## buck_v1_0
module buck_v1_0 #(
  parameter model_data_width = 25,
  parameter model_decimal_width = 16
)(
  input aclk, 
  input resetn, 
  input clock_enable,
  input pwm, 
  input signed [model_data_width-1:0] input_voltage,
  input signed [model_data_width-1:0] period_inductor,
  input signed [model_data_width-1:0] period_capacitor,
  input signed [model_data_width-1:0] inverse_resistor,
  output reg signed [model_data_width-1:0] inductor_current,
  output signed [model_data_width-1:0] capacitor_current,
  output signed [model_data_width-1:0] output_current,
  output reg signed [model_data_width-1:0] output_voltage  
);
Size: about 8,600 cells after synthesis, roughly 200 I/O pins.
clock: 10.5 ns
lec_check: 0
abc_area: 1
cap_margin: 0
cell_pad_in_sites_global_placement: 0
core_margin: 2
core_utilization: 72
cts_cluster_diameter: 183
cts_cluster_size: 16
gpl_routability_driven: 1
min_routing_layer: met1
place_density_lb_addon: 0.08
setup_slack_margin: -0.63
slew_margin: 20
tns_end_percent: 95
run.sh (not shown) runs the stock make flow with config.mk's settings and CLKGATE_MAP_FILE=.
The starting point did not get past 5_1_grt.
Then changed:
==> flow/config.mk (replaced) <==
export PLATFORM = sky130hd
export DESIGN_NAME = buck_v1_0
export DESIGN_NICKNAME = buck_v1_0
export VERILOG_FILES = /design/flow/design.v
export SDC_FILE = /design/flow/constraint.sdc
export NUM_CORES = 4
export LEC_CHECK = 0
export CAP_MARGIN = 20
export CORE_MARGIN = 2
export CORE_UTILIZATION = 40
export SLEW_MARGIN = 20
==> flow/constraint.sdc (replaced) <==
create_clock -name core_clock -period 28.0 [get_ports {aclk}]
set_input_delay 5.6000 -clock core_clock [delete_from_list [all_inputs] [get_ports {aclk}]]
set_output_delay 5.6000 -clock core_clock [all_outputs]
set_load 0.01 [all_outputs]
Outcome:
- With this change the flow finished with timing, DRC and antenna clean
- die size grows by 72%
- synthesized cell count went down by 16%
- synthesized area went down by 4.0%
Then changed:
--- a/flow/config.mk
+++ b/flow/config.mk
@@ -10,2 +10,4 @@
 export CORE_UTILIZATION = 40
+export GPL_ROUTABILITY_DRIVEN = 0
+export MAX_ROUTING_LAYER = met4
 export SLEW_MARGIN = 20
=> The new run completed with no timing, DRC or antenna violations; critical path depth grows by 4; synthesized cell count does not change; setup slack is better by 0.095 ns; cell area barely changes; cell count is about the same; area after synthesis is unchanged; die area stays the same.


The RTL this note starts from:
==> flow/design.v <==
module buck_v1_0 #(
  parameter model_data_width = 25,
  parameter model_decimal_width = 16
)(
  input aclk, 
  input resetn, 
  input clock_enable,
  input pwm, 
  input signed [model_data_width-1:0] input_voltage,
  input signed [model_data_width-1:0] period_inductor,
  input signed [model_data_width-1:0] period_capacitor,
  input signed [model_data_width-1:0] inverse_resistor,
  output reg signed [model_data_width-1:0] inductor_current,
  output signed [model_data_width-1:0] capacitor_current,
  output signed [model_data_width-1:0] output_current,
  output reg signed [model_data_width-1:0] output_voltage  
);
  wire signed [model_data_width-1:0] voltage_diff;  
  wire signed [(model_data_width*2)-1:0] voltage_diff_intl_2width;  
  wire signed [model_data_width-1:0] voltage_diff_intl;  
  wire signed [(model_data_width*2)-1:0] capacitor_current_intc_2width;  
  wire signed [model_data_width-1:0] capacitor_current_intc;  
  wire signed [(model_data_width*2)-1:0] output_current_2width;  
  assign voltage_diff = pwm? input_voltage - output_voltage: -output_voltage;
  assign voltage_diff_intl_2width = voltage_diff * period_inductor;
  assign voltage_diff_intl = voltage_diff_intl_2width >>> model_decimal_width;
  always @(posedge aclk)
    if (!resetn)
      inductor_current <= 0;
    else 
      if (clock_enable)
        inductor_current <= inductor_current + voltage_diff_intl;
  assign capacitor_current = inductor_current - output_current;
  assign capacitor_current_intc_2width = capacitor_current * period_capacitor;
  assign capacitor_current_intc = capacitor_current_intc_2width >>> model_decimal_width;
  always @(posedge aclk)
    if (!resetn)
      output_voltage <= 0;
    else 
      if (clock_enable)
        output_voltage <= output_voltage + capacitor_current_intc;
  assign output_current_2width = output_voltage * inverse_resistor;
  assign output_current = output_current_2width >>> model_decimal_width;
endmodule
Settings: LEC_CHECK=0, ABC_AREA=1, CAP_MARGIN=20, CORE_ASPECT_RATIO=0.5, CORE_MARGIN=2, CORE_UTILIZATION=66, CTS_CLUSTER_DIAMETER=291, CTS_CLUSTER_SIZE=100, PLACE_DENSITY=0.35, SETUP_SLACK_MARGIN=4.45, SLEW_MARGIN=20, TNS_END_PERCENT=5; clock period 20.0 ns.
Edit:
- CORE_UTILIZATION: 66 -> 72
- CTS_CLUSTER_DIAMETER: 291 -> 362
- SETUP_SLACK_MARGIN: 4.45 -> 1.49
- clock period: 20.0 -> 14.5 ns (I/O delays scaled with it)
The new run finished with negative setup slack left.
Worst setup slack loses 4900 ps.
Utilization goes up by 12 points.
Clock-buffer cell count went down by 2.
Non-clock buffer count came out higher by 484.
First-iteration DRC count increases by 23%.
Die size goes down by 8.2%.
Global-route usage is higher by 3.6 points.
Synthesized area is unchanged.
Via count rises by 5.9%.
Edit:
- CORE_UTILIZATION: 72 -> 69
- CTS_CLUSTER_DIAMETER: 362 -> 291
- SETUP_SLACK_MARGIN: 1.49 -> 4.45
- SLEW_MARGIN: 20 -> 40
- clock period: 14.5 -> 20.0 ns (I/O delays scaled with it)
What happened: The new run completed without violations. Synthesized cell count does not change. Register-to-register slack improved by 5400 ps. Cell area went down by about 3.7%. Flip-flop count is unchanged. Routed wire length went down by 3.2%. Clock skew is about the same.
Edit:
- ABC_AREA: 1 -> default
- CORE_ASPECT_RATIO: 0.5 -> default
- CORE_UTILIZATION: 69 -> 11
- CTS_CLUSTER_DIAMETER: 291 -> default
- CTS_CLUSTER_SIZE: 100 -> default
- PLACE_DENSITY: 0.35 -> default
- SETUP_SLACK_MARGIN: 4.45 -> default
- SLEW_MARGIN: 40 -> 20
- TNS_END_PERCENT: 5 -> default
- clock period: 20.0 -> 42.3 ns (I/O delays scaled with it)
Final cell count goes up by well over a third.
Wire length goes down slightly.
Worst setup slack improves by 13000 ps.
Design area goes down slightly.


// buck_v1_0: RTL as listed in full above, without the edits since
Settings: LEC_CHECK=0, ABC_AREA=0, CAP_MARGIN=20, CORE_MARGIN=2, CORE_UTILIZATION=72, CTS_CLUSTER_DIAMETER=372, CTS_CLUSTER_SIZE=98, PLACE_DENSITY=0.39, SETUP_SLACK_MARGIN=-1.4, SLEW_MARGIN=20, TNS_END_PERCENT=30; clock period 16.4 ns.
The starting point completed, yet does not pass: setup timing.
==> next run, changes <==
Settings changed: ABC_AREA 0 to unset, CORE_ASPECT_RATIO set to 0.5, CORE_UTILIZATION 72 to 40, CTS_CLUSTER_DIAMETER 372 to unset, CTS_CLUSTER_SIZE 98 to 11, PLACE_DENSITY 0.39 to unset, SETUP_SLACK_MARGIN -1.4 to unset, TNS_END_PERCENT 30 to unset.
Clock period 16.4 ns to 28.0 ns, I/O delays scaled along.
After rerunning: Now the flow went through all stages and came out clean. Synthesized area stays the same. Critical path depth rises by 1. Final cell count rises by 5.6%.
==> next run, changes <==
Settings changed: GPL_TIMING_DRIVEN set to 0, TNS_END_PERCENT set to 10.
Outcome: The changed run completed with no timing, DRC or antenna violations. Wire length climbs by 16%. First-iteration DRC count climbs by 27%. Area after synthesis does not change. Final cell count climbs by 2.4%. Critical path depth climbs by 2. Cell area climbs by 0.43%.
